== build 91 ==
==> flow/design.v <==
`timescale 1ns / 1ns
module alu_top(clk, a, b, s, result, zero);
input clk;
input [15:0] a, b;
input [3:0] s;
output reg [15:0] result;
output reg zero;
reg [15:0] a_q, b_q;
reg [3:0] s_q;
wire [15:0] alu_result;
wire alu_zero;
always @(posedge clk) begin
    a_q <= a;
    b_q <= b;
    s_q <= s;
    result <= alu_result;
    zero <= alu_zero;
end
alu u_alu(.a(a_q), .b(b_q), .s(s_q), .result(alu_result), .zero_detection(alu_zero));
endmodule

`timescale 1ns / 1ns
module three_to_one_mux(d0,d1,d2,s,y);
input [15:0] d0, d1, d2;
input [1:0] s;
output [15:0] y;
reg [15:0] y;
always@(d0 or d1 or d2 or s)
begin
case(s)
      2'b00  : y = d0;
      2'b01  : y = d1;
      2'b10  : y = d2;
      default : y = d0; 
endcase
end
endmodule
module rotate_right(n, value, result);
	input [15:0] n, value;
	output reg [15:0] result;
	reg [15:0] temp, temp2;
	always@(*)
	begin
		temp = 16'd0;
		temp2 = 16'd0;
		case(n[3:0])
			0:
				begin
				result = value;
				end
			1:
				begin
				temp = { {15 - 1 + 1{1'b0}}, value[1 - 1: 0] };
				temp2 = value >> 1;
				result = {temp[1 - 1: 0] , temp2[15 - 1: 0]};
				end
			2:
				begin
				temp = { {15 - 2 + 1{1'b0}}, value[2 - 1: 0] };
				temp2 = value >> 2;
				result = {temp[2 - 1: 0] , temp2[15 - 2: 0]};
				end
			3:
				begin
				temp = { {15 - 3 + 1{1'b0}}, value[3 - 1: 0] };
				temp2 = value >> 3;
				result = {temp[3 - 1: 0] , temp2[15 - 3: 0]};
				end
			4:
				begin
				temp = { {15 - 4 + 1{1'b0}}, value[4 - 1: 0] };
				temp2 = value >> 4;
				result = {temp[4 - 1: 0] , temp2[15 - 4: 0]};
				end
			5:
				begin
				temp = { {15 - 5 + 1{1'b0}}, value[5 - 1: 0] };
				temp2 = value >> 5;
				result = {temp[5 - 1: 0] , temp2[15 - 5: 0]};
				end
			6:
				begin
				temp = { {15 - 6 + 1{1'b0}}, value[6 - 1: 0] };
				temp2 = value >> 6;
				result = {temp[6 - 1: 0] , temp2[15 - 6: 0]};
				end
			7:
				begin
				temp = { {15 - 7 + 1{1'b0}}, value[7 - 1: 0] };
				temp2 = value >> 7;
				result = {temp[7 - 1: 0] , temp2[15 - 7: 0]};
				end
			8:
				begin
				temp = { {15 - 8 + 1{1'b0}}, value[8 - 1: 0] };
				temp2 = value >> 8;
				result = {temp[8 - 1: 0] , temp2[15 - 8: 0]};
				end
			9:
				begin
				temp = { {15 - 9 + 1{1'b0}}, value[9 - 1: 0] };
				temp2 = value >> 9;
				result = {temp[9 - 1: 0] , temp2[15 - 9: 0]};
				end
			10:
				begin
				temp = { {15 - 10 + 1{1'b0}}, value[10 - 1: 0] };
				temp2 = value >> 10;
				result = {temp[10 - 1: 0] , temp2[15 - 10: 0]};
				end
			11:
				begin
				temp = { {15 - 11 + 1{1'b0}}, value[11 - 1: 0] };
				temp2 = value >> 11;
				result = {temp[11 - 1: 0] , temp2[15 - 11: 0]};
				end
			12:
				begin
				temp = { {15 - 12 + 1{1'b0}}, value[12 - 1: 0] };
				temp2 = value >> 12;
				result = {temp[12 - 1: 0] , temp2[15 - 12: 0]};
				end
			13:
				begin
				temp = { {15 - 13 + 1{1'b0}}, value[13 - 1: 0] };
				temp2 = value >> 13;
				result = {temp[13 - 1: 0] , temp2[15 - 13: 0]};
				end
			14:
				begin
				temp = { {15 - 14 + 1{1'b0}}, value[14 - 1: 0] };
				temp2 = value >> 14;
				result = {temp[14 - 1: 0] , temp2[15 - 14: 0]};
				end
			15:
				begin
				temp = { {15 - 15 + 1{1'b0}}, value[15 - 1: 0] };
				temp2 = value >> 15;
				result = {temp[15 - 1: 0] , temp2[15 - 15: 0]};
				end
		endcase
	end
endmodule
module rotate_left(n, value, result);
	input [15:0] n, value;
	output reg [15:0] result;
	reg [15:0] temp, temp2;
	always@(*)
	begin
		temp = 16'd0;
		temp2 = 16'd0;
		case(n[3:0])
			0:
				begin
				result = value;
				end
			1:
				begin
				temp = { {15 - 1 + 1{1'b0}}, value[15:15 - 1 + 1] };
				temp2 = value << 1;
				result = {temp2[15:1] , temp[1 - 1:0]};
				end
			2:
				begin
				temp = { {15 - 2 + 1{1'b0}}, value[15:15 - 2 + 1] };
				temp2 = value << 2;
				result = {temp2[15:2] , temp[2 - 1:0]};
				end
			3:
				begin
				temp = { {15 - 3 + 1{1'b0}}, value[15:15 - 3 + 1] };
				temp2 = value << 3;
				result = {temp2[15:3] , temp[3 - 1:0]};
				end
			4:
				begin
				temp = { {15 - 4 + 1{1'b0}}, value[15:15 - 4 + 1] };
				temp2 = value << 4;
				result = {temp2[15:4] , temp[4 - 1:0]};
				end
			5:
				begin
				temp = { {15 - 5 + 1{1'b0}}, value[15:15 - 5 + 1] };
				temp2 = value << 5;
				result = {temp2[15:5] , temp[5 - 1:0]};
				end
			6:
				begin
				temp = { {15 - 6 + 1{1'b0}}, value[15:15 - 6 + 1] };
				temp2 = value << 6;
				result = {temp2[15:6] , temp[6 - 1:0]};
				end
			7:
				begin
				temp = { {15 - 7 + 1{1'b0}}, value[15:15 - 7 + 1] };
				temp2 = value << 7;
				result = {temp2[15:7] , temp[7 - 1:0]};
				end
			8:
				begin
				temp = { {15 - 8 + 1{1'b0}}, value[15:15 - 8 + 1] };
				temp2 = value << 8;
				result = {temp2[15:8] , temp[8 - 1:0]};
				end
			9:
				begin
				temp = { {15 - 9 + 1{1'b0}}, value[15:15 - 9 + 1] };
				temp2 = value << 9;
				result = {temp2[15:9] , temp[9 - 1:0]};
				end
			10:
				begin
				temp = { {15 - 10 + 1{1'b0}}, value[15:15 - 10 + 1] };
				temp2 = value << 10;
				result = {temp2[15:10] , temp[10 - 1:0]};
				end
			11:
				begin
				temp = { {15 - 11 + 1{1'b0}}, value[15:15 - 11 + 1] };
				temp2 = value << 11;
				result = {temp2[15:11] , temp[11 - 1:0]};
				end
			12:
				begin
				temp = { {15 - 12 + 1{1'b0}}, value[15:15 - 12 + 1] };
				temp2 = value << 12;
				result = {temp2[15:12] , temp[12 - 1:0]};
				end
			13:
				begin
				temp = { {15 - 13 + 1{1'b0}}, value[15:15 - 13 + 1] };
				temp2 = value << 13;
				result = {temp2[15:13] , temp[13 - 1:0]};
				end
			14:
				begin
				temp = { {15 - 14 + 1{1'b0}}, value[15:15 - 14 + 1] };
				temp2 = value << 14;
				result = {temp2[15:14] , temp[14 - 1:0]};
				end
			15:
				begin
				temp = { {15 - 15 + 1{1'b0}}, value[15:15 - 15 + 1] };
				temp2 = value << 15;
				result = {temp2[15:15] , temp[15 - 1:0]};
				end
		endcase
	end
endmodule
`timescale 1ns / 1ns
module alu(a,b,s,result,zero_detection);
input [15:0] a, b;
input [3:0] s;
output [15:0] result;
output reg zero_detection;
wire [15:0] rol_result, ror_result;
reg [15:0] other_result;
reg [1:0] mux_select;
wire [15:0] temp_result;
rotate_left rl1(.n(a), .value(b), .result(rol_result));
rotate_right rr1(.n(a), .value(b), .result(ror_result));
three_to_one_mux mux_1(.d0(rol_result),.d1(ror_result),.d2(other_result),.s(mux_select),.y(temp_result));
always@(*)
begin
 other_result = 16'd0;
 mux_select = 2'h2;
 case(s)
      4'b1111: begin other_result = a + b; mux_select = 3'h2;end   
      4'b1110: begin other_result = a - b; mux_select = 3'h2;end  
      4'b1101: begin other_result = a & b; mux_select = 3'h2;end 
      4'b1100: begin other_result = a | b; mux_select = 3'h2;end 
      4'b0001: begin other_result = a * b; mux_select = 3'h2;end
      4'b1100: begin other_result = a / b; mux_select = 3'h2;end
      4'b1010: begin other_result = a<<b; mux_select = 3'h2;end
      4'b1011: begin other_result = a>>b; mux_select = 3'h2;end
      4'b1000:    begin 
                  if (a < b) 
                        begin 
                              other_result = 16'd1; 
                              mux_select = 3'h2; 
                        end
                  else
                        begin
                              other_result = 0;
                              mux_select = 3'h2; 
                        end
                  end 
      4'b1001:    begin 
                  if(a > b) 
                        begin
                              other_result = 16'd1; 
                              mux_select = 3'h2;
                        end
                  else
                        begin
                              other_result = 0;
                              mux_select = 3'h2; 
                        end
                  end
      4'b1001: begin mux_select = 3'h0;end
      4'b1010: begin mux_select = 3'h1; end
      default: ;
endcase      
end 
always@(*)
begin
if(result == 0)
      zero_detection = 1;
else
      zero_detection = 0;
end 
assign result = temp_result;
endmodule
Settings: LEC_CHECK=0, CAP_MARGIN=30, CELL_PAD_IN_SITES_DETAIL_PLACEMENT=2, CORE_ASPECT_RATIO=1.55, CORE_MARGIN=2, CORE_UTILIZATION=52, CTS_CLUSTER_SIZE=83, GPL_ROUTABILITY_DRIVEN=0, GPL_TIMING_DRIVEN=1, MAX_ROUTING_LAYER=met4, MIN_ROUTING_LAYER=met2, PLACE_DENSITY_LB_ADDON=0.06, SLEW_MARGIN=15, TNS_END_PERCENT=70; clock period 8.4 ns.
run.sh (not shown) runs the stock make flow with config.mk's settings and CLKGATE_MAP_FILE=.
Build 91 did not finish; a tool error ended it in detailed placement.
[inputs] build 23 vs build 91
Settings: CORE_UTILIZATION: 52 -> 70; TNS_END_PERCENT: 70 -> unset; CORE_ASPECT_RATIO: 1.55 -> unset; CTS_CLUSTER_DIAMETER: unset -> 31; GPL_ROUTABILITY_DRIVEN: 0 -> unset; CTS_CLUSTER_SIZE: 83 -> unset; SLEW_MARGIN: 15 -> 20; GPL_TIMING_DRIVEN: 1 -> unset; MIN_ROUTING_LAYER: met2 -> unset; CELL_PAD_IN_SITES_DETAIL_PLACEMENT: 2 -> unset; SETUP_SLACK_MARGIN: unset -> -0.4; CAP_MARGIN: 30 -> 20; PLACE_DENSITY_LB_ADDON: 0.06 -> unset; the clock period (ns, I/O delays scaled along): 8.4 -> 5.19.
[summary]
Each of build 23 and build 91 falls short of a clean finish. No final results exist for build 91, since it was stopped by error DPL-0033 during detailed placement. Build 23 never completed, since it errored out during global routing. Number of input and output port buffers inserted came out exactly the same in build 23 and build 91. Build 23 -> build 91: AND-OR/OR-AND share of the synthesized area delta 0, exact match. [build 23] floorplan utilization rose 20 points relative to build 91. Number of nets at floorplan: build 23 vs build 91 identical. Higher floorplan core area was reported by build 91, not build 23. Of build 23 and build 91, the run reporting the higher row count was build 91. Die area | build 23 < build 91. Comparing build 91 against build 23, there is no change at all in share of synthesized area spent on multiplexers. Post-synth design cell area came out exactly the same in build 23 and build 91.
diff inputs: build 23 => build 75
Settings: changing CORE_UTILIZATION from 70 to 72; setting ABC_AREA to 1 for the first time; removing MAX_ROUTING_LAYER (formerly met4); changing CTS_CLUSTER_DIAMETER from 31 to 77; setting PLACE_DENSITY to 0.37 for the first time; changing SETUP_SLACK_MARGIN from -0.4 to 0.76; changing the clock period (ns, I/O delays scaled along) from 5.19 to 5.77.
## What came out
To summarise build 75: no stage aborted, but the layout did not pass its checks, failing on negative setup slack. Delta (build 75 minus build 23): core utilization at floorplan +1.2 points; post-DP HPWL dropped about 3.2%; synthesized area divided by synthesized cell count went down by 1.6 um^2; post-synth area from yosys stat went up 11%. Summary of build 75 over build 23: post-synthesis mux area share shrank by 7.3 points, chip area now larger, area fraction in compound gates down 6.6 points, cell area after synthesis rose 11%.
Relative to build 75, the following input files were edited for build 87:
Settings: clearing PLACE_DENSITY, which used to be 0.37; clearing CTS_CLUSTER_DIAMETER, which used to be 77; swapping 72 for 31 in CORE_UTILIZATION; clearing ABC_AREA, which used to be 1; clearing SETUP_SLACK_MARGIN, which used to be 0.76; swapping 5.77 for 7.29 in the clock period (ns, I/O delays scaled along).
Results
- Build 87: all stages complete, timing, DRC and antenna checks passed
- Diff build 87..build 75 | latest clock arrival within the worst-skew pair | negligible
- Build 87: logic area is 11% lower than what build 75 reported.
- Changes observed in build 87 relative to build 75: number of antenna repair diodes dropped 1; global-route wire length before repair dropped about 13%.
